==> job 7240 <==
## ixu_mc_pipe
module ixu_mc_pipe (
    input  wire         core_clock_i,
    input  wire         core_flush_i,
    input  wire  [17:0] data_i,
    input  wire         valid_i,
    output logic        busy_o,
    output wire  [ 5:0] rs1_o,
    output wire  [ 5:0] rs2_o,
    input  wire  [31:0] rs1_data_i,
    input  wire  [31:0] rs2_data_i,
    output wire  [ 4:0] rob_o,
    input  wire  [ 6:0] opcode_i,
    input  wire  [ 6:0] ins_type,
    input  wire         imm_i,
    input  wire  [31:0] immediate_i,
    input  wire  [ 5:0] dest_i,
    output logic [ 5:0] wakeup_dest,
    output logic        wakeup_valid,
    output logic [ 5:0] l_wakeup_dest,
    output logic        l_wakeup_valid,
    output logic [ 5:0] ixu_mc_ex_dest,
    output logic [31:0] ixu_mc_ex_data,
    output logic        ixu_mc_ex_valid,
    output logic [ 5:0] ixu_mc_wb_dest,
    output logic [31:0] ixu_mc_wb_data,
    output logic        ixu_mc_wb_valid,
    output wire  [ 4:0] pmu_ins_id_o,
    output wire         pmu_ins_valid_o
);
  assign rob_o = data_i[4:0];
  assign rs1_o = data_i[11:6];
  assign rs2_o = data_i[17:12];
  typedef enum {
    IDLE,
    DIVISION
  } mc_pipe_state_t;
  mc_pipe_state_t        mc_pipe_state;
  reg             [31:0] a;
  reg             [31:0] b;
  reg             [ 6:0] opc;
  reg             [ 5:0] ex_dest;
  reg             [ 5:0] ex_rob;
  reg                    ex_valid;
  reg             [ 1:0] ex_type;
  reg                    ex_fwd;
  reg                    div_ex;
  wire            [31:0] ex_alu_result;
  wire            [31:0] ex_mul_result;
  wire            [31:0] ex_div_result;
  wire            [31:0] ex_adder_result;
  wire                   mts;
  wire                   mtu;
  wire                   eq;
  wire                   div_busy;
  wire                   div_done;
  wire                   div_dbz;
  wire                   div_overflow;
  wire                   div_valid;
  reg             [31:0] wb_data;
  reg             [ 5:0] wb_dest;
  reg             [ 5:0] wb_rob;
  reg                    wb_mul;
  reg             [31:0] wb_mul_data;
  reg                    wb_fwd;
  reg                    wb_valid;
  always_ff @(posedge core_clock_i) begin
    a   <= ins_type[3] ? 32'd0 : rs1_data_i;
    b   <= imm_i | ins_type[3] ? immediate_i : rs2_data_i;
  ...
clock: 9.35 ns
lec_check: 0
abc_area: 0
cap_margin: 30
cell_pad_in_sites_detail_placement: 2
cell_pad_in_sites_global_placement: 2
core_aspect_ratio: 0.96
core_margin: 7
core_utilization: 39
cts_cluster_size: 98
gpl_timing_driven: 0
hold_slack_margin: 0.29
min_routing_layer: met2
place_density_lb_addon: 0.24
setup_slack_margin: 1.29
slew_margin: 25
tns_end_percent: 90
run.sh (not shown) runs the stock make flow with config.mk's settings and CLKGATE_MAP_FILE=.
==> inputs of job 6005, as changes to job 7240 <==
==> flow/config.mk (replaced) <==
export PLATFORM = sky130hd
export DESIGN_NAME = ixu_mc_pipe
export DESIGN_NICKNAME = ixu_mc_pipe
export VERILOG_FILES = /design/flow/design.v
export SDC_FILE = /design/flow/constraint.sdc
export NUM_CORES = 4
export LEC_CHECK = 0
export CAP_MARGIN = 20
export CORE_MARGIN = 2
export CORE_UTILIZATION = 70
export CTS_CLUSTER_SIZE = 37
export SETUP_SLACK_MARGIN = -0.57
export SLEW_MARGIN = 20
==> flow/constraint.sdc (replaced) <==
create_clock -name core_clock -period 7.18 [get_ports {core_clock_i}]
set_input_delay 1.4360 -clock core_clock [delete_from_list [all_inputs] [get_ports {core_clock_i}]]
set_output_delay 1.4360 -clock core_clock [all_outputs]
set_load 0.01 [all_outputs]
==> results <==
quantity	job 6005	job 7240
Outcome	did not finish	did not finish
Stage where the flow stopped	5_1_grt	5_1_grt
Post-cts repair resize count	120	931
Number of CTS-inserted buffers	39	40
Floorplan core density	70.7%	39.3%
Die Span Y	300 um	403 um
Area of placed instances	70300 um^2	67500 um^2
Post-placement worst setup slack	-1500 ps	-2850 ps
Port-buffer cells	227	239
Final GP Congestion	1.07	1.12
Std-Cell Rows	108	142
Die Size	90200 um^2	169000 um^2
Cell count after placement	8861	9523
DP Wirelength	199 mm	330 mm

==> run a: inputs <==
Starting RTL as in the previous note.
==> flow/design.v (excerpt) <==
module ixu_mc_pipe (
    input  wire         core_clock_i,
    input  wire         core_flush_i,
    input  wire  [17:0] data_i,
    input  wire         valid_i,
    output logic        busy_o,
    output wire  [ 5:0] rs1_o,
    output wire  [ 5:0] rs2_o,
    input  wire  [31:0] rs1_data_i,
    input  wire  [31:0] rs2_data_i,
    output wire  [ 4:0] rob_o,
    input  wire  [ 6:0] opcode_i,
    input  wire  [ 6:0] ins_type,
    input  wire         imm_i,
    input  wire  [31:0] immediate_i,
    input  wire  [ 5:0] dest_i,
    output logic [ 5:0] wakeup_dest,
    output logic        wakeup_valid,
    output logic [ 5:0] l_wakeup_dest,
    output logic        l_wakeup_valid,
    output logic [ 5:0] ixu_mc_ex_dest,
    output logic [31:0] ixu_mc_ex_data,
    output logic        ixu_mc_ex_valid,
    output logic [ 5:0] ixu_mc_wb_dest,
    output logic [31:0] ixu_mc_wb_data,
    output logic        ixu_mc_wb_valid,
    output wire  [ 4:0] pmu_ins_id_o,
    output wire         pmu_ins_valid_o
);
  assign rob_o = data_i[4:0];
  assign rs1_o = data_i[11:6];
  assign rs2_o = data_i[17:12];
  typedef enum {
    IDLE,
    DIVISION
  } mc_pipe_state_t;
  mc_pipe_state_t        mc_pipe_state;
  reg             [31:0] a;
  reg             [31:0] b;
  reg             [ 6:0] opc;
  reg             [ 5:0] ex_dest;
  reg             [ 5:0] ex_rob;
  reg                    ex_valid;
  reg             [ 1:0] ex_type;
  reg                    ex_fwd;
  reg                    div_ex;
  wire            [31:0] ex_alu_result;
  wire            [31:0] ex_mul_result;
  wire            [31:0] ex_div_result;
  wire            [31:0] ex_adder_result;
  wire                   mts;
  wire                   mtu;
  wire                   eq;
  wire                   div_busy;
  wire                   div_done;
  wire                   div_dbz;
  wire                   div_overflow;
  wire                   div_valid;
  reg             [31:0] wb_data;
  reg             [ 5:0] wb_dest;
  reg             [ 5:0] wb_rob;
  ...
export LEC_CHECK = 0
export ABC_AREA = 0
export CAP_MARGIN = 20
export CELL_PAD_IN_SITES_DETAIL_PLACEMENT = 0
export CORE_MARGIN = 2
export CORE_UTILIZATION = 71
export CTS_CLUSTER_SIZE = 21
export PLACE_DENSITY_LB_ADDON = 0.24
export SETUP_SLACK_MARGIN = 1.29
export SLEW_MARGIN = 20
create_clock -name core_clock -period 9.04 [get_ports {core_clock_i}]
==> run b (differences from run a) <==
==> flow/config.mk (replaced) <==
export PLATFORM = sky130hd
export DESIGN_NAME = ixu_mc_pipe
export DESIGN_NICKNAME = ixu_mc_pipe
export VERILOG_FILES = /design/flow/design.v
export SDC_FILE = /design/flow/constraint.sdc
export NUM_CORES = 4
export LEC_CHECK = 0
export CAP_MARGIN = 20
export CORE_MARGIN = 2
export CORE_UTILIZATION = 69
export CTS_CLUSTER_SIZE = 37
export SETUP_SLACK_MARGIN = -0.56
export SLEW_MARGIN = 20
==> flow/constraint.sdc (replaced) <==
create_clock -name core_clock -period 7.18 [get_ports {core_clock_i}]
set_input_delay 1.4360 -clock core_clock [delete_from_list [all_inputs] [get_ports {core_clock_i}]]
set_output_delay 1.4360 -clock core_clock [all_outputs]
set_load 0.01 [all_outputs]
==> comparison <==
Run b finished with setup timing left. Run a never finished: it broke off in global routing on GRT-0232.
Of run b and run a, run b has the higher die area (gap 2.9%, measured against run a).
In synthesized cell count, run b and run a do not differ.
In area after synthesis, run b and run a do not differ.
==> figures <==
Outcome: run a stopped before the end; run b complete, but fails checks
Stage where the flow stopped: run a global routing; run b -
Violated checks: run a -; run b setup timing
Post-place instance area: run a 66000 sq um; run b 70700 sq um
Die span in x: run a 298 um; run b 302 um
Number of cells upsized or downsized after cts: run a 351; run b 184
Synthesized area per cell: run a 8.59 sq um; run b 8.59 sq um
Routability-driven placement congestion ratio: run a 1.04; run b 1.09
Pre-placement core utilization: run a 0.719; run b 0.695
HPWL Detailed: run a 187000 um; run b 194000 um
Chip area line of the yosys report: run a 61400 sq um; run b 61400 sq um
Post-Place Cells: run a 8350; run b 8898
Post-CTS setup buffer count: run a 126; run b 37
Core footprint: run a 85400 sq um; run b 88400 sq um
Height of the die: run a 298 um; run b 302 um
Number of nets in the synthesized netlist: run a 8797; run b 8797
Cell area after synthesis: run a 61400 sq um; run b 61400 sq um
Cell type with the highest aggregate area in the netlist: run a fa_1; run b fa_1
Flops after synth: run a 305; run b 305
Clock buffer count from CTS: run a 39; run b 42
Worst setup slack before clock tree synthesis: run a 122 ps; run b -1510 ps
Number of rows in the core area: run a 107; run b 109
Count of hold-fix buffers inserted at cts: run a 0; run b 0
Full die area: run a 88900 sq um; run b 91400 sq um

==> 07-14: inputs <==
ixu_mc_pipe again, from the RTL that the note above started with.
Settings: LEC_CHECK=0, CAP_MARGIN=20, CELL_PAD_IN_SITES_DETAIL_PLACEMENT=1, CORE_MARGIN=6, CORE_UTILIZATION=58, CTS_CLUSTER_DIAMETER=95, CTS_CLUSTER_SIZE=60, GPL_TIMING_DRIVEN=0, HOLD_SLACK_MARGIN=0.19, SLEW_MARGIN=20; clock period 5.35 ns.
==> 02-24: changes against 07-14 <==
==> flow/config.mk (replaced) <==
export PLATFORM = sky130hd
export DESIGN_NAME = ixu_mc_pipe
export DESIGN_NICKNAME = ixu_mc_pipe
export VERILOG_FILES = /design/flow/design.v
export SDC_FILE = /design/flow/constraint.sdc
export NUM_CORES = 4
export LEC_CHECK = 0
export CAP_MARGIN = 20
export CORE_MARGIN = 2
export CORE_UTILIZATION = 28
export SETUP_SLACK_MARGIN = 0.4
export SLEW_MARGIN = 20
==> flow/constraint.sdc (replaced) <==
create_clock -name core_clock -period 8.63 [get_ports {core_clock_i}]
set_input_delay 1.7260 -clock core_clock [delete_from_list [all_inputs] [get_ports {core_clock_i}]]
set_output_delay 1.7260 -clock core_clock [all_outputs]
set_load 0.01 [all_outputs]
==> results <==
In synthesized cell count, 07-14 and 02-24 do not differ. 02-24 completed without violations. 07-14 aborted during global routing, error GRT-0116. In area after synthesis, 02-24 and 07-14 do not differ. Die area: 07-14 is lower than 02-24 (49%).

==> job 8732: inputs <==
Starting RTL as in the previous note.
==> flow/config.mk <==
export PLATFORM = sky130hd
export DESIGN_NAME = ixu_mc_pipe
export DESIGN_NICKNAME = ixu_mc_pipe
export VERILOG_FILES = /design/flow/design.v
export SDC_FILE = /design/flow/constraint.sdc
export NUM_CORES = 4
export LEC_CHECK = 0
export CAP_MARGIN = 20
export CELL_PAD_IN_SITES_DETAIL_PLACEMENT = 2
export CORE_MARGIN = 8
export CORE_UTILIZATION = 50
export CTS_CLUSTER_DIAMETER = 122
export CTS_CLUSTER_SIZE = 79
export GPL_ROUTABILITY_DRIVEN = 0
export GPL_TIMING_DRIVEN = 0
export PLACE_DENSITY = 0.84
export SLEW_MARGIN = 20
export TNS_END_PERCENT = 65
==> flow/constraint.sdc <==
create_clock -name core_clock -period 5.35 [get_ports {core_clock_i}]
set_input_delay 1.0700 -clock core_clock [delete_from_list [all_inputs] [get_ports {core_clock_i}]]
set_output_delay 1.0700 -clock core_clock [all_outputs]
set_load 0.01 [all_outputs]
==> inputs of job 4555, as changes to job 8732 <==
- ABC_AREA: default -> 0
- CELL_PAD_IN_SITES_DETAIL_PLACEMENT: 2 -> 0
- CORE_ASPECT_RATIO: default -> 0.71
- CORE_MARGIN: 8 -> 2
- CORE_UTILIZATION: 50 -> 66
- CTS_CLUSTER_DIAMETER: 122 -> default
- CTS_CLUSTER_SIZE: 79 -> 85
- GPL_ROUTABILITY_DRIVEN: 0 -> default
- GPL_TIMING_DRIVEN: 0 -> default
- PLACE_DENSITY: 0.84 -> default
- SETUP_SLACK_MARGIN: default -> -0.44
- TNS_END_PERCENT: 65 -> default
==> flow/constraint.sdc (replaced) <==
create_clock -name core_clock -period 6.94 [get_ports {core_clock_i}]
set_input_delay 1.3880 -clock core_clock [delete_from_list [all_inputs] [get_ports {core_clock_i}]]
set_output_delay 1.3880 -clock core_clock [all_outputs]
set_load 0.01 [all_outputs]
==> inputs of job 6616, as changes to job 8732 <==
- CELL_PAD_IN_SITES_DETAIL_PLACEMENT: 2 -> default
- CORE_MARGIN: 8 -> 2
- CORE_UTILIZATION: 50 -> 64
- CTS_CLUSTER_DIAMETER: 122 -> default
- CTS_CLUSTER_SIZE: 79 -> default
- GPL_ROUTABILITY_DRIVEN: 0 -> default
- GPL_TIMING_DRIVEN: 0 -> default
- PLACE_DENSITY: 0.84 -> default
- SETUP_SLACK_MARGIN: default -> 1.4
- TNS_END_PERCENT: 65 -> default
==> flow/constraint.sdc (replaced) <==
create_clock -name core_clock -period 7.18 [get_ports {core_clock_i}]
set_input_delay 1.4360 -clock core_clock [delete_from_list [all_inputs] [get_ports {core_clock_i}]]
set_output_delay 1.4360 -clock core_clock [all_outputs]
set_load 0.01 [all_outputs]
==> results_tabular.tex <==
% Table of physical implementation metrics
\begin{tabular}{lr}
\hline
Metric & Value \\
\hline
\multicolumn{2}{l}{\textbf{Status}} \\
\quad Result of the run & aborted with a tool error \\
\quad Halt point of the flow & global routing (5\_1\_grt) \\
\quad Run Error & [ERROR GRT-0232] Routing congestion too high. Check the congestion heatmap in the GUI. \\
\multicolumn{2}{l}{\textbf{Floorplan}} \\
\quad Total die area & 0.0956 sq mm \\
\quad Die Wd & 366 um \\
\quad Core utilization at floorplan & 66.5\% \\
\hline
\end{tabular}
(the above is from job 4555)
==> results_tabular.tex <==
% Table of physical implementation metrics
\begin{tabular}{lr}
\hline
Metric & Value \\
\hline
\multicolumn{2}{l}{\textbf{Status}} \\
\quad Result of the run & complete, but fails checks \\
\quad Checks failing in the layout checks & negative setup slack \\
\multicolumn{2}{l}{\textbf{Floorplan}} \\
\quad Core utilization at floorplan & 64.7\% \\
\quad Die Wd & 314 um \\
\quad Total die area & 0.0985 sq mm \\
\multicolumn{2}{l}{\textbf{Layout}} \\
\quad Final Instance Count excl. Fillers & 9,261 \\
\multicolumn{2}{l}{\textbf{STA}} \\
\quad Crit path setup slack, layout & -1.37 ns \\
\quad Setup violations, final & 32 \\
\multicolumn{2}{l}{\textbf{Synth}} \\
\quad Most used flip-flop cell & dfxtp\_1 \\
\multicolumn{2}{l}{\textbf{Setup path}} \\
\quad Cell with the largest stage delay on the worst path & fa\_1 \\
\multicolumn{2}{l}{\textbf{Drt}} \\
\quad Top layer used by detailed routing & met5 \\
\hline
\end{tabular}
(the above is from job 6616)
==> results_tabular.tex <==
% Table of physical implementation metrics
\begin{tabular}{lr}
\hline
Metric & Value \\
\hline
\multicolumn{2}{l}{\textbf{Status}} \\
\quad Result of the run & aborted with a tool error \\
\quad Halt point of the flow & detailed placement (3\_5\_place\_dp) \\
\quad Run Error & [ERROR DPL-0033] detailed placement checks failed during check placement. \\
\multicolumn{2}{l}{\textbf{Placed design}} \\
\quad Port Buf Inserts & 239 \\
\multicolumn{2}{l}{\textbf{Synth}} \\
\quad Leading cell types by count after synthesis & inv\_1, fa\_1, nand2\_1 \\
\quad Mapped Avg Cell Area & 8.59 sq um \\
\quad Yosys stat cell total & 7,149 \\
\multicolumn{2}{l}{\textbf{Floorplan}} \\
\quad Number of top-level pins & 254 \\
\quad Total die area & 0.134 sq mm \\
\quad Die Wd & 367 um \\
\quad Core utilization at floorplan & 50.4\% \\
\quad Core box area & 0.122 sq mm \\
\hline
\end{tabular}
(the above is from job 8732)

==> inputs of run B <==
ixu_mc_pipe again, from the RTL that the note above started with.
clock: 4.94 ns
lec_check: 0
abc_area: 1
cap_margin: 20
cell_pad_in_sites_detail_placement: 2
core_margin: 2
core_utilization: 16
cts_cluster_size: 98
gpl_timing_driven: 0
place_density_lb_addon: 0.24
setup_slack_margin: 1.29
slew_margin: 25
==> inputs of run G, as changes to run B <==
==> flow/config.mk (replaced) <==
export PLATFORM = sky130hd
export DESIGN_NAME = ixu_mc_pipe
export DESIGN_NICKNAME = ixu_mc_pipe
export VERILOG_FILES = /design/flow/design.v
export SDC_FILE = /design/flow/constraint.sdc
export NUM_CORES = 4
export LEC_CHECK = 0
export CAP_MARGIN = 20
export CORE_MARGIN = 2
export CORE_UTILIZATION = 40
export SETUP_SLACK_MARGIN = 0.4
export SLEW_MARGIN = 20
==> flow/constraint.sdc (replaced) <==
create_clock -name core_clock -period 9.0 [get_ports {core_clock_i}]
set_input_delay 1.8000 -clock core_clock [delete_from_list [all_inputs] [get_ports {core_clock_i}]]
set_output_delay 1.8000 -clock core_clock [all_outputs]
set_load 0.01 [all_outputs]
==> inputs of run M, as changes to run B <==
==> flow/config.mk (replaced) <==
export PLATFORM = sky130hd
export DESIGN_NAME = ixu_mc_pipe
export DESIGN_NICKNAME = ixu_mc_pipe
export VERILOG_FILES = /design/flow/design.v
export SDC_FILE = /design/flow/constraint.sdc
export NUM_CORES = 4
export LEC_CHECK = 0
export CAP_MARGIN = 20
export CORE_MARGIN = 2
export CORE_UTILIZATION = 70
export CTS_CLUSTER_DIAMETER = 339
export CTS_CLUSTER_SIZE = 37
export SETUP_SLACK_MARGIN = 1.4
export SLEW_MARGIN = 20
==> flow/constraint.sdc (replaced) <==
create_clock -name core_clock -period 7.18 [get_ports {core_clock_i}]
set_input_delay 1.4360 -clock core_clock [delete_from_list [all_inputs] [get_ports {core_clock_i}]]
set_output_delay 1.4360 -clock core_clock [all_outputs]
set_load 0.01 [all_outputs]
==> comparison table <==
metric                                                                                                      run B                   run M                    run G
Latency at later pin                                                                                      0.67 ns                       -                  0.66 ns
Area growth syn-to-layout                                                                                   32.7%                       -                    13.4%
Worst endpoint required time                                                                              5.46 ns                       -                  9.58 ns
Clock transition at the register clock pins on the worst setup and hold paths after CTS                   0.06 ns                       -                  0.06 ns
Yosys adder share                                                                                           42.4%                   44.5%                    44.5%
Outcome                                                                                  finished with violations  stopped before the end           finished clean
Failing step                                                                                                    -          global routing                        -
Layout check failures                                                                        negative setup slack                       -                        -
Place WS                                                                                                 -5.71 ns                -1.23 ns               -0.0802 ns
Min Hold Slack                                                                                           0.327 ns                       -                 0.326 ns
First-pass iteration count of the detailed router                                                               8                       -                        7
# clk buffers                                                                                                  55                       -                       49
Crit Path Max Fanout                                                                                            7                       -                        6
Cell area after layout                                                                                85600 sq um                       -              69700 sq um
Most repeated library cell on the critical path                                             sky130_fd_sc_hd__fa_1                       -    sky130_fd_sc_hd__fa_1
Capture point of the worst path                                                           wb_mul_data[29]$_DFF_P_                       -  wb_mul_data[21]$_DFF_P_
Via-to-Cell Ratio                                                                                            4.31                       -                     5.54
Number of gates resized after CTS                                                                            1505                     563                       35
Layout Skew                                                                                             0.0377 ns                       -                0.0747 ns
Multi-input logic area                                                                                51800 sq um                       -              47600 sq um
Core Area                                                                                            402000 sq um             86900 sq um             152000 sq um
Remaining antenna violation count                                                                               0                       -                        0
